== job 6852 ==
// stopwatch
module stopwatch(clk, rst, btnS, btnR, sw, an, seg);
input clk;
input rst;
input btnS, btnR;
input [7:0] sw;
output reg [3:0] an;
output reg [7:0] seg;
reg [3:0] seg_value;
wire [3:0] seg3, seg2, seg1, seg0;
reg adj_sec;
reg adj;
reg digits_on;
wire one_hz_clk;
wire two_hz_clk;
wire segment_clk;
wire blink_clk;
wire debounce_clk;
wire one_hz_rise;
wire two_hz_rise;
wire segment_rise;
wire blink_rise;
wire debounce_rise;
reg [31:0] sec_counter;
reg [1:0] seg_index;
clock #(.start_time(0), .end_time(200)) my_one_hz_clk(.in(clk), .rst(rst), .out(one_hz_clk), .rise(one_hz_rise));
clock #(.start_time(0), .end_time(100)) my_two_hz_clk(.in(clk), .rst(rst), .out(two_hz_clk), .rise(two_hz_rise));
clock #(.start_time(0), .end_time(4)) my_segment_clk(.in(clk), .rst(rst), .out(segment_clk), .rise(segment_rise));
clock #(.start_time(0), .end_time(20)) my_blink_clk(.in(clk), .rst(rst), .out(blink_clk), .rise(blink_rise));
clock #(.start_time(0), .end_time(10)) my_debounce_clk(.in(clk), .rst(rst), .out(debounce_clk), .rise(debounce_rise));
wire [1:0] next_index = seg_index + 2'd1;
assign seg0 = (sec_counter % 60)  % 10;
assign seg1 = (sec_counter % 60)  / 10;
assign seg2 = (sec_counter / 60)  % 10;
assign seg3 = (sec_counter / 600) % 10;
always @(*) begin
    case (next_index)
        0: seg_value = (digits_on || ~sw[1]) ? seg0 : 10;
        1: seg_value = (digits_on || ~sw[1]) ? seg1 : 10;
        2: seg_value = (digits_on ||  sw[1]) ? seg2 : 10;
        default: seg_value = (digits_on ||  sw[1]) ? seg3 : 10;
    endcase
end
always @(posedge clk) begin
    if (rst) begin
        adj_sec   <= 1'b0;
        adj       <= 1'b0;
        seg_index <= 2'd0;
        an        <= 4'b1111;
        seg       <= 8'b11111111;
    end else if (segment_rise) begin
        adj_sec   <= sw[1];
        adj       <= sw[0];
        seg_index <= next_index;
        an        <= ~(4'b0001 << next_index);
        case (seg_value)
            0: seg <= ~8'b11111100;
            1: seg <= ~8'b01100000;
  ...
make LEC_CHECK=0 ABC_AREA=0 CAP_MARGIN=10 CELL_PAD_IN_SITES_DETAIL_PLACEMENT=0 CORE_ASPECT_RATIO=1.27 CORE_MARGIN=2 CORE_UTILIZATION=54 CTS_CLUSTER_DIAMETER=276 CTS_CLUSTER_SIZE=24 GPL_ROUTABILITY_DRIVEN=0 GPL_TIMING_DRIVEN=0 PLACE_DENSITY_LB_ADDON=0.19 SETUP_SLACK_MARGIN=5.0 SLEW_MARGIN=10 TNS_END_PERCENT=85 finish   # period 31.5 ns
run.sh (not shown) runs the stock make flow with config.mk's settings and CLKGATE_MAP_FILE=.
[inputs] job 8672 vs job 6852
- removing CORE_ASPECT_RATIO (formerly 1.27)
- removing GPL_ROUTABILITY_DRIVEN (formerly 0)
- changing CTS_CLUSTER_SIZE from 24 to 71
- changing CAP_MARGIN from 10 to 30
- changing SLEW_MARGIN from 10 to 5
- changing ABC_AREA from 0 to 1
- changing CORE_UTILIZATION from 54 to 72
- changing SETUP_SLACK_MARGIN from 5.0 to -1.3
- changing GPL_TIMING_DRIVEN from 0 to 1
- changing the clock period (ns, I/O delays scaled along) from 31.5 to 15.6
==> comparison <==
Job 8672 is listed as incomplete: the tool reported an error in clock tree synthesis and the run ended there.
From job 6852 to job 8672 the numbers moved as follows: cell area after technology mapping has decreased; worst-case setup slack after placement dropped 9.96 ns; effective utilization at floorplan went up; chip area estimate from yosys synthesis now sits lower; half-perimeter wire length of the detailed placement result +1.5%.
Diff job 6852 -> job 8672: die area went down, horizontal die dimension went down 17 um.
Sort job 8672 and job 6852 by instance area after placement asc -> top: job 6852

Setup of run 1:
stopwatch again, from the RTL that the note above started with.
Settings: LEC_CHECK=0, CAP_MARGIN=20, CORE_ASPECT_RATIO=0.5, CORE_MARGIN=8, CORE_UTILIZATION=61, HOLD_SLACK_MARGIN=-0.08, PLACE_DENSITY=0.78, SLEW_MARGIN=20; clock period 30.0 ns.
For run 2, these inputs were changed with respect to run 1:
- changing CORE_UTILIZATION from 61 to 70
- removing CORE_ASPECT_RATIO (formerly 0.5)
- setting SETUP_SLACK_MARGIN to 4.31 for the first time
- removing PLACE_DENSITY (formerly 0.78)
- removing HOLD_SLACK_MARGIN (formerly -0.08)
- setting CTS_CLUSTER_SIZE to 47 for the first time
- changing CORE_MARGIN from 8 to 2
- changing the clock period (ns, I/O delays scaled along) from 30.0 to 16.2
--- outcome ---
Taking run 1 as the reference, in run 2 summed instance area of the synthesized netlist essentially unchanged; total of buffers placed on input and output ports barely changed; top-level port count held; detailed placement HPWL went up 48 mm. Run 2 did not finish; a tool error ended it in 4_1_cts. Run 1 was carried through to the last stage, and its layout satisfied the timing, design-rule and antenna checks.
Input changes introduced in run 3 (baseline for comparison: run 2):
- an added MAX_ROUTING_LAYER of met4
- a deleted CTS_CLUSTER_SIZE that had been 47
- a change of CORE_UTILIZATION from 70 to 72
- a deleted SETUP_SLACK_MARGIN that had been 4.31
- a change of the clock period (ns, I/O delays scaled along) from 16.2 to 19.1
Results
- From run 2 to run 3 the numbers moved as follows: synthesized cell count flat; HPWL after detailed placement lost about 32%; number of instances in the placed design saw a decrease; vertical extent of the die went down by 1.4%.
- Run 2 -> run 3: post-synthesis xor/xnor area fraction delta 0, exact match
- Run 3 terminated abnormally: 5_1_grt reported GRT-0116.
- Die span in x down 2.9 um in run 3 wrt run 2
- Looking at run 3 and run 2, the number of top-level pins is a wash.

v56:
Starting RTL as in the previous note.
Design stopwatch, start of the top module:
module stopwatch(clk, rst, btnS, btnR, sw, an, seg);
input clk;
input rst;
input btnS, btnR;
input [7:0] sw;
output reg [3:0] an;
output reg [7:0] seg;
reg [3:0] seg_value;
wire [3:0] seg3, seg2, seg1, seg0;
reg adj_sec;
reg adj;
reg digits_on;
wire one_hz_clk;
wire two_hz_clk;
wire segment_clk;
wire blink_clk;
wire debounce_clk;
wire one_hz_rise;
wire two_hz_rise;
wire segment_rise;
wire blink_rise;
wire debounce_rise;
reg [31:0] sec_counter;
reg [1:0] seg_index;
clock #(.start_time(0), .end_time(200)) my_one_hz_clk(.in(clk), .rst(rst), .out(one_hz_clk), .rise(one_hz_rise));
clock #(.start_time(0), .end_time(100)) my_two_hz_clk(.in(clk), .rst(rst), .out(two_hz_clk), .rise(two_hz_rise));
clock #(.start_time(0), .end_time(4)) my_segment_clk(.in(clk), .rst(rst), .out(segment_clk), .rise(segment_rise));
clock #(.start_time(0), .end_time(20)) my_blink_clk(.in(clk), .rst(rst), .out(blink_clk), .rise(blink_rise));
clock #(.start_time(0), .end_time(10)) my_debounce_clk(.in(clk), .rst(rst), .out(debounce_clk), .rise(debounce_rise));
wire [1:0] next_index = seg_index + 2'd1;
assign seg0 = (sec_counter % 60)  % 10;
assign seg1 = (sec_counter % 60)  / 10;
assign seg2 = (sec_counter / 60)  % 10;
  ...
Settings: LEC_CHECK=0, CAP_MARGIN=10, CELL_PAD_IN_SITES_DETAIL_PLACEMENT=2, CORE_MARGIN=2, CORE_UTILIZATION=40, CTS_CLUSTER_SIZE=59, GPL_ROUTABILITY_DRIVEN=0, MIN_ROUTING_LAYER=met1, SLEW_MARGIN=20; clock period 30.0 ns.
v56 did not finish; a tool error ended it in 5_1_grt.
#### Input delta (v52 over v56)
--- a/flow/config.mk
+++ b/flow/config.mk
@@ -8,7 +8,6 @@
-export CAP_MARGIN = 10
-export CELL_PAD_IN_SITES_DETAIL_PLACEMENT = 2
-export CORE_MARGIN = 2
-export CORE_UTILIZATION = 40
-export CTS_CLUSTER_SIZE = 59
-export GPL_ROUTABILITY_DRIVEN = 0
-export MIN_ROUTING_LAYER = met1
+export CAP_MARGIN = 20
+export CORE_ASPECT_RATIO = 0.5
+export CORE_MARGIN = 8
+export CORE_UTILIZATION = 61
+export HOLD_SLACK_MARGIN = -0.07
+export PLACE_DENSITY = 0.78
Findings:
- Every stage of the flow completed for v52, and the final layout passed the timing, design-rule and antenna checks.
- [compare] base=v56 new=v52: post-synthesis instance area ~0 delta; count of buffers inserted at the top-level ports roughly the same.
- Compared with v56, v52 improves setup slack after placement.
Input changes introduced in v12 (baseline for comparison: v52):
--- a/flow/config.mk
+++ b/flow/config.mk
@@ -7,0 +8 @@
+export ABC_AREA = 1
@@ -9,5 +10,2 @@
-export CORE_ASPECT_RATIO = 0.5
-export CORE_MARGIN = 8
-export CORE_UTILIZATION = 61
-export HOLD_SLACK_MARGIN = -0.07
-export PLACE_DENSITY = 0.78
+export CORE_MARGIN = 2
+export CORE_UTILIZATION = 72
==> flow/constraint.sdc <==
create_clock -name core_clock -period 30.2 [get_ports {clk}]
set_input_delay 6.0400 -clock core_clock [delete_from_list [all_inputs] [get_ports {clk}]]
set_output_delay 6.0400 -clock core_clock [all_outputs]
set_load 0.01 [all_outputs]
==> comparison <==
v12 has well tap count below what v52 had.
v12 vs v52, cell with the largest stage delay on the worst path: dfxtp_1 vs a2111oi_2
Compared with v52, v12 shows a higher post-synthesis adder-cell area fraction.
For unique cell type count in the Yosys netlist, dividing the value from v52 by the value from v12 gives 1.7.
Cmp v52 and v12 / depth of the most critical reg-to-reg path / higher: v12
Looking at endpoint of the most critical setup path, the sec_counter[31] result is from v52; the sec_counter[30] one comes from v12.
v12 ended up with a lower chip footprint than v52 did.
Min first-pass GRT wire length across v52 and v12: v12
Routed wire length is higher on v52
Non-filler instance count after layout of v12 falls short of that of v52 by a few percent.

The RTL this note starts from:
==> flow/design.v <==
`timescale 1ns / 1ps
module clock #(parameter start_time = 0, parameter end_time = 100)(
    input wire in,
    input wire rst,
    output reg out,
    output wire rise
);
    reg [31:0] counter;
    assign rise = (counter >= (end_time >> 1)) & ~out;
    always @(posedge in) begin
        if (rst) begin
            counter <= start_time;
            out <= 1'b0;
        end else begin
            counter <= (counter >= (end_time >> 1)) ? 1 : counter + 1;
            out <= (counter >= (end_time >> 1)) ? ~out : out;
        end
    end
endmodule
`timescale 1ns / 1ps
module stopwatch(clk, rst, btnS, btnR, sw, an, seg);
input clk;
input rst;
input btnS, btnR;
input [7:0] sw;
output reg [3:0] an;
output reg [7:0] seg;
reg [3:0] seg_value;
wire [3:0] seg3, seg2, seg1, seg0;
reg adj_sec;
reg adj;
reg digits_on;
wire one_hz_clk;
wire two_hz_clk;
wire segment_clk;
wire blink_clk;
wire debounce_clk;
wire one_hz_rise;
wire two_hz_rise;
wire segment_rise;
wire blink_rise;
wire debounce_rise;
reg [31:0] sec_counter;
reg [1:0] seg_index;
clock #(.start_time(0), .end_time(200)) my_one_hz_clk(.in(clk), .rst(rst), .out(one_hz_clk), .rise(one_hz_rise));
clock #(.start_time(0), .end_time(100)) my_two_hz_clk(.in(clk), .rst(rst), .out(two_hz_clk), .rise(two_hz_rise));
clock #(.start_time(0), .end_time(4)) my_segment_clk(.in(clk), .rst(rst), .out(segment_clk), .rise(segment_rise));
clock #(.start_time(0), .end_time(20)) my_blink_clk(.in(clk), .rst(rst), .out(blink_clk), .rise(blink_rise));
clock #(.start_time(0), .end_time(10)) my_debounce_clk(.in(clk), .rst(rst), .out(debounce_clk), .rise(debounce_rise));
wire [1:0] next_index = seg_index + 2'd1;
assign seg0 = (sec_counter % 60)  % 10;
assign seg1 = (sec_counter % 60)  / 10;
assign seg2 = (sec_counter / 60)  % 10;
assign seg3 = (sec_counter / 600) % 10;
always @(*) begin
    case (next_index)
        0: seg_value = (digits_on || ~sw[1]) ? seg0 : 10;
        1: seg_value = (digits_on || ~sw[1]) ? seg1 : 10;
        2: seg_value = (digits_on ||  sw[1]) ? seg2 : 10;
        default: seg_value = (digits_on ||  sw[1]) ? seg3 : 10;
    endcase
end
always @(posedge clk) begin
    if (rst) begin
        adj_sec   <= 1'b0;
        adj       <= 1'b0;
        seg_index <= 2'd0;
        an        <= 4'b1111;
        seg       <= 8'b11111111;
    end else if (segment_rise) begin
        adj_sec   <= sw[1];
        adj       <= sw[0];
        seg_index <= next_index;
        an        <= ~(4'b0001 << next_index);
        case (seg_value)
            0: seg <= ~8'b11111100;
            1: seg <= ~8'b01100000;
            2: seg <= ~8'b11011010;
            3: seg <= ~8'b11110010;
            4: seg <= ~8'b01100110;
            5: seg <= ~8'b10110110;
            6: seg <= ~8'b10111110;
            7: seg <= ~8'b11100000;
            8: seg <= ~8'b11111110;
            9: seg <= ~8'b11110110;
            default: seg <= 8'b11111111;
        endcase
    end
end
reg [1:0] reset_state;
reg [2:0] pause_state;
reg stop_tick;
reg has_ticked_once;
wire [1:0] reset_sample = {btnR, reset_state[1]};
wire [2:0] pause_sample = {pause_state[2] && btnS, btnS, pause_state[1]};
always @(posedge clk) begin
    if (rst) begin
        reset_state     <= 2'b00;
        pause_state     <= 3'b000;
        stop_tick       <= 1'b0;
        has_ticked_once <= 1'b0;
        sec_counter     <= 32'd0;
    end else if (debounce_rise) begin
        if (reset_sample == 2'b11) begin
            reset_state <= 2'b00;
            pause_state <= pause_sample;
            sec_counter <= 0;
        end else if (pause_sample == 3'b011) begin
            reset_state <= reset_sample;
            pause_state <= 3'b100;
            stop_tick   <= ~stop_tick;
        end else begin
            reset_state <= reset_sample;
            pause_state <= pause_sample;
            if (adj ? two_hz_clk : one_hz_clk) begin
                if (~has_ticked_once && ~stop_tick) begin
                    has_ticked_once <= 1'b1;
                    if (adj && ~adj_sec) begin
                        sec_counter <= (sec_counter / 60 >= 99)
                                  ? (sec_counter % 60)
                                  : (sec_counter + 60);
                    end else if (adj) begin
                        sec_counter <= (sec_counter / 60) * 60 + ((sec_counter + 1) % 60);
                    end else begin
                        sec_counter <= sec_counter + 1;
                    end
                end
            end else has_ticked_once <= 1'b0;
        end
    end
end
always @(posedge clk) begin
    if (rst)
        digits_on <= 1'b0;
    else if (blink_rise)
        digits_on <= (~adj || ~digits_on);
end
endmodule
==> flow/config.mk <==
export PLATFORM = sky130hd
export DESIGN_NAME = stopwatch
export DESIGN_NICKNAME = stopwatch
export VERILOG_FILES = /design/flow/design.v
export SDC_FILE = /design/flow/constraint.sdc
export NUM_CORES = 4
export LEC_CHECK = 0
export CAP_MARGIN = 40
export CELL_PAD_IN_SITES_DETAIL_PLACEMENT = 2
export CORE_ASPECT_RATIO = 0.77
export CORE_MARGIN = 6
export CORE_UTILIZATION = 25
export CTS_CLUSTER_DIAMETER = 121
export CTS_CLUSTER_SIZE = 59
export GPL_ROUTABILITY_DRIVEN = 0
export MIN_ROUTING_LAYER = met1
export PLACE_DENSITY = 0.67
export SETUP_SLACK_MARGIN = 2.43
export SLEW_MARGIN = 20
==> flow/constraint.sdc <==
create_clock -name core_clock -period 15.7 [get_ports {clk}]
set_input_delay 3.1400 -clock core_clock [delete_from_list [all_inputs] [get_ports {clk}]]
set_output_delay 3.1400 -clock core_clock [all_outputs]
set_load 0.01 [all_outputs]
The baseline did not get past global routing (5_1_grt) with GRT-0116.
Change:
Settings changed: CAP_MARGIN 40 to 20, CELL_PAD_IN_SITES_DETAIL_PLACEMENT 2 to default, CORE_ASPECT_RATIO 0.77 to default, CORE_MARGIN 6 to 2, CORE_UTILIZATION 25 to 66, CTS_CLUSTER_DIAMETER 121 to default, CTS_CLUSTER_SIZE 59 to default, GPL_ROUTABILITY_DRIVEN 0 to default, MAX_ROUTING_LAYER from default to met4, MIN_ROUTING_LAYER met1 to default, PLACE_DENSITY 0.67 to default, SETUP_SLACK_MARGIN 2.43 to default, TNS_END_PERCENT from default to 5.
Clock period 15.7 ns to 19.0 ns, I/O delays scaled along.
=>
- The changed run did not get past global routing (5_1_grt) (GRT-0232)
- die area came out lower by 63%
- area after synthesis stays the same
- synthesized cell count stays the same
Change:
Settings changed: CORE_UTILIZATION 66 to 40, MAX_ROUTING_LAYER met4 to default, TNS_END_PERCENT 5 to default.
Clock period 19.0 ns to 30.0 ns, I/O delays scaled along.
Result: This time the run produced a clean layout. Area after synthesis does not change. Die size grows by 64%. Synthesized cell count is unchanged.
Change:
Settings changed: CORE_UTILIZATION 40 to 72, CTS_CLUSTER_SIZE from default to 54.
Clock period 30.0 ns to 19.1 ns, I/O delays scaled along.
Outcome: With this change the flow did not get past global routing (5_1_grt). Synthesized area does not change. Synthesized cell count stays the same. Die size went down by well over a third.
